lane 1:
// comm_top
module comm_top(
  input wire sys_clk,
  input wire sys_clk_rst,
  input wire rst,
  input wire bit_in, 
  output wire bit_out, 
  output wire [7:0] data_trans, 
  output wire [7:0] data_recev 
);
  wire [15:0] en_hamming_code; 
  wire [13:0] de_hamming_code; 
Tx_top my_Tx_top(
  .sys_clk(sys_clk),
  .sys_clk_rst(sys_clk_rst),
  .rst(rst),
  .data_out(data_trans), 
  .hammingcode(en_hamming_code),
  .fsk_out(bit_out) 
);
Rx_top my_Rx_top(
  .sys_clk(sys_clk),
  .sys_clk_rst(sys_clk_rst),
  .rst(rst),
  .bit_in(bit_in), 
  .hammingcode(de_hamming_code),
  .sig_out(data_recev) 
);
endmodule
Size: ~1,000 cells after synthesis, ~150 flip-flops, ~21 I/O pins, about 8300 µm² of cells after synthesis.
Settings: LEC_CHECK=0, ABC_AREA=1, CAP_MARGIN=0, CELL_PAD_IN_SITES_GLOBAL_PLACEMENT=0, CORE_MARGIN=2, CORE_UTILIZATION=43, GPL_TIMING_DRIVEN=0, HOLD_SLACK_MARGIN=0.11, MIN_ROUTING_LAYER=met1, SLEW_MARGIN=0; clock period 3.75 ns.
run.sh (not shown) runs the stock make flow with config.mk's settings and CLKGATE_MAP_FILE=.
Edits applied to the flow inputs when going from lane 1 to lane 2:
- setting CTS_CLUSTER_SIZE to 37 for the first time
- setting CTS_CLUSTER_DIAMETER to 277 for the first time
- changing CORE_UTILIZATION from 43 to 72
- setting SETUP_SLACK_MARGIN to 0.42 for the first time
- removing GPL_TIMING_DRIVEN (formerly 0)
- changing SLEW_MARGIN from 0 to 20
- removing CELL_PAD_IN_SITES_GLOBAL_PLACEMENT (formerly 0)
- removing HOLD_SLACK_MARGIN (formerly 0.11)
- removing MIN_ROUTING_LAYER (formerly met1)
- changing the clock period (ns, I/O delays scaled along) from 3.75 to 2.51
--- outcome ---
- In lane 2 the implementation completed, yet the final layout does not meet the checks, the culprit being setup timing.
- Relative to lane 1, critical path depth has decreased by 8.3% in lane 2.
- Lane 2 — worst-case setup margin in the final layout 1.18 ns lower, lane 1 as reference
- Per the comparison of lane 2 with lane 1, total power saw an increase, final worst clock skew rose 0.0044 ns, average size of a mapped cell comparable.
#### Input delta (lane 3 over lane 2)
- a change of CTS_CLUSTER_DIAMETER from 277 to 206
- a deleted SETUP_SLACK_MARGIN that had been 0.42
- a change of CORE_UTILIZATION from 72 to 68
- a change of CAP_MARGIN from 0 to 20
- a change of the clock period (ns, I/O delays scaled along) from 2.51 to 3.75
Notes after the runs:
Sort lane 3 and lane 2 by fraction of power consumed by combinational cells, descending, and lane 2 comes first.
Maximum vdd ir drop: lane 3 and lane 2 compared, higher one is lane 2
Reported for lane 3 and lane 2, final number of hold-violating endpoints turned out identical to the last digit.
Lane 3 reached the final stage; the timing, design-rule and antenna checks on its layout passed.
Relative to lane 3, the following input files were edited for lane 4:
- ABC_AREA removed (was 1)
- CTS_CLUSTER_SIZE removed (was 37)
- CORE_UTILIZATION changed from 68 to 40
- CTS_CLUSTER_DIAMETER removed (was 206)
- the clock period (ns, I/O delays scaled along) changed from 3.75 to 2.51
### Flow results
- Taking lane 3 as the reference, in lane 4 synthesis-to-layout area growth increased 12 points, number of fill cells in the layout increased about 100%, register-to-register setup slack decreased 1.13 ns, depth of the worst hold-timing path essentially unchanged.
- The power group with the highest consumption comes out registers in one run and clock in the other, namely in lane 4 and lane 3 respectively.
- Lane 3 and lane 4: one clean run, lane 3; the rest did not finish clean.
What lane 5 does differently from lane 4 at the input level:
- CORE_UTILIZATION changed from 40 to 68
- CTS_CLUSTER_SIZE newly set to 37
- the clock period (ns, I/O delays scaled along) changed from 2.51 to 4.0
[summary]
The final report for lane 4 shows a completed flow and a layout that fails verification, specifically setup timing. No stage failed in lane 5, and the final checks on the layout all came back clean. Lane 5 has pin count of the biggest net entering global routing above what lane 4 had. Final cell count (lane 5 / lane 4): 0.830. Comparing lane 5 and lane 4, the lower switching part of the total power was measured on lane 5. Internal power consumption down about 36% in lane 5 wrt lane 4. Compared with lane 4, lane 5 shows post-layout worst setup margin higher by 0.97 ns. Final count of negative-setup-slack endpoints was higher in lane 4 than in lane 5.

Setup of run 1:
comm_top again, from the RTL that the note above started with.
Settings: LEC_CHECK=0, ABC_AREA=1, CAP_MARGIN=20, CORE_MARGIN=2, CORE_UTILIZATION=72, CTS_CLUSTER_DIAMETER=384, CTS_CLUSTER_SIZE=19, PLACE_DENSITY=0.78, SETUP_SLACK_MARGIN=-0.12, SLEW_MARGIN=20; clock period 2.33 ns.
Ran to the end and failed final checks on negative setup slack: run 1.
For run 2, these inputs were changed with respect to run 1:
# run 1
export LEC_CHECK = 0
export ABC_AREA = 1
export CAP_MARGIN = 20
export CORE_MARGIN = 2
export CORE_UTILIZATION = 72
export CTS_CLUSTER_DIAMETER = 384
export CTS_CLUSTER_SIZE = 19
export PLACE_DENSITY = 0.78
export SETUP_SLACK_MARGIN = -0.12
export SLEW_MARGIN = 20
create_clock -name core_clock -period 2.33 [get_ports {sys_clk}]
# run 2
export LEC_CHECK = 0
export CAP_MARGIN = 20
export CORE_MARGIN = 2
export CORE_UTILIZATION = 40
export SLEW_MARGIN = 20
create_clock -name core_clock -period 10.0 [get_ports {sys_clk}]
==> comparison <==
- Final checks on run 1, whose flow otherwise completed, came back failing, citing negative setup slack.
- Run 2 was carried through to the last stage, and its layout satisfied the timing, design-rule and antenna checks.
- Diff run 2 and run 1: hold slack lower in run 1
- Run 2: growth of design area from synthesis to finish is 13 points lower than what run 1 reported.
- Cell total in the yosys stat output: higher on run 1
- Looking at cell count, run 2 sits 238 lower than run 1 does.
- Run 2 vs. run 1: number of tap cells added at floorplan climbed 122, clock share of power dropped 0.8 points, routed wire length dropped 7400 um.
- Cmp run 2 and run 1 / via count / higher: run 1
- Part of the cycle the worst path needs was higher in run 1 than in run 2.
- Compared run 2 vs run 1, and clock skew is up in run 2.
Relative to run 2, the following input files were edited for run 3:
# run 2
export LEC_CHECK = 0
export CAP_MARGIN = 20
export CORE_MARGIN = 2
export CORE_UTILIZATION = 40
export SLEW_MARGIN = 20
create_clock -name core_clock -period 10.0 [get_ports {sys_clk}]
# run 3
export LEC_CHECK = 0
export CAP_MARGIN = 20
export CORE_ASPECT_RATIO = 0.5
export CORE_MARGIN = 2
export CORE_UTILIZATION = 40
export CTS_CLUSTER_DIAMETER = 324
export CTS_CLUSTER_SIZE = 49
export PLACE_DENSITY = 0.35
export SLEW_MARGIN = 40
export TNS_END_PERCENT = 30
create_clock -name core_clock -period 10.0 [get_ports {sys_clk}]
## What came out
Diff run 2..run 3 | post-route DRC violation count | unchanged
Fmax delta for run 3 relative to run 2: 1.6% higher
Critical path's largest stage delay across run 2 and run 3: no real change.
## Diff of input files: run 4 against run 3
# run 3
export LEC_CHECK = 0
export CAP_MARGIN = 20
export CORE_ASPECT_RATIO = 0.5
export CORE_MARGIN = 2
export CORE_UTILIZATION = 40
export CTS_CLUSTER_DIAMETER = 324
export CTS_CLUSTER_SIZE = 49
export PLACE_DENSITY = 0.35
export SLEW_MARGIN = 40
export TNS_END_PERCENT = 30
create_clock -name core_clock -period 10.0 [get_ports {sys_clk}]
# run 4
export LEC_CHECK = 0
export CAP_MARGIN = 20
export CORE_MARGIN = 2
export CORE_UTILIZATION = 40
export CTS_CLUSTER_DIAMETER = 400
export CTS_CLUSTER_SIZE = 96
export PLACE_DENSITY = 0.35
export SLEW_MARGIN = 20
create_clock -name core_clock -period 10.0 [get_ports {sys_clk}]
## What came out
Run 4: PASS, flow complete, no timing, DRC or antenna violations
Final clock skew essentially unchanged between run 3 and run 4.
Between run 3 and run 4, critical path depth increased.
Diff run 3 -> run 4: synthesized cell count saw little to no change, length of the first detailed-routing pass in iterations saw an increase.
Status: final core utilization parity (run 3, run 4)
Going from run 3 to run 4, chip area shrank slightly.
Worst setup slack for run 4: 80 ps down relative to run 3
Compared with run 3, run 4 shows final weighted congestion of routability-driven global placement that has gone up by a few percent.
Run 4 against run 3: overall fraction of global-route tracks in use now larger; count of clock-buffer cells in the layout went down by 2.
What run 5 does differently from run 4 at the input level:
# run 4
export LEC_CHECK = 0
export CAP_MARGIN = 20
export CORE_MARGIN = 2
export CORE_UTILIZATION = 40
export CTS_CLUSTER_DIAMETER = 400
export CTS_CLUSTER_SIZE = 96
export PLACE_DENSITY = 0.35
export SLEW_MARGIN = 20
create_clock -name core_clock -period 10.0 [get_ports {sys_clk}]
# run 5
export LEC_CHECK = 0
export CAP_MARGIN = 20
export CORE_MARGIN = 2
export CORE_UTILIZATION = 40
export CTS_CLUSTER_DIAMETER = 388
export CTS_CLUSTER_SIZE = 98
export SETUP_SLACK_MARGIN = 3.0
export SLEW_MARGIN = 20
create_clock -name core_clock -period 10.0 [get_ports {sys_clk}]
==> comparison <==
Final instance area: run 5 vs run 4 down 0.82%
When the final numbers for run 4 and run 5 were put side by side, the power after layout turned out to be smaller in run 5.
The sequential-cell power consumption was comparable across run 4 and run 5.
In run 5 the worst hold slack turned out 5.0 ps lower than in run 4.
Run 5 improves on run 4 in time the worst path needs with I/O delays and setup.
Run 4 leaves less setup margin than run 5.
In the reports for run 4 and run 5, the larger overall routing resource usage belongs to run 4.
Comparing run 4 and run 5, final estimated routing congestion in global placement is higher on run 5.
Via count went down by a few percent going from run 4 to run 5.
For run 6, these inputs were changed with respect to run 5:
# run 5
export LEC_CHECK = 0
export CAP_MARGIN = 20
export CORE_MARGIN = 2
export CORE_UTILIZATION = 40
export CTS_CLUSTER_DIAMETER = 388
export CTS_CLUSTER_SIZE = 98
export SETUP_SLACK_MARGIN = 3.0
export SLEW_MARGIN = 20
create_clock -name core_clock -period 10.0 [get_ports {sys_clk}]
# run 6
export LEC_CHECK = 0
export CAP_MARGIN = 20
export CELL_PAD_IN_SITES_GLOBAL_PLACEMENT = 3
export CORE_MARGIN = 2
export CORE_UTILIZATION = 23
export CTS_CLUSTER_DIAMETER = 144
export GPL_ROUTABILITY_DRIVEN = 1
export GPL_TIMING_DRIVEN = 0
export SETUP_SLACK_MARGIN = -0.01
export SLEW_MARGIN = 0
export TNS_END_PERCENT = 85
create_clock -name core_clock -period 10.0 [get_ports {sys_clk}]
Results
- Layout-stage area growth over the synthesis result: run 6 vs run 5 up 6.5 points
- Per the comparison of run 6 with run 5, number of cells on the worst reg-to-reg path grew by 3; largest fanout of any net on the critical path grew by 2.
Power is estimated from default activity; no workload was simulated.
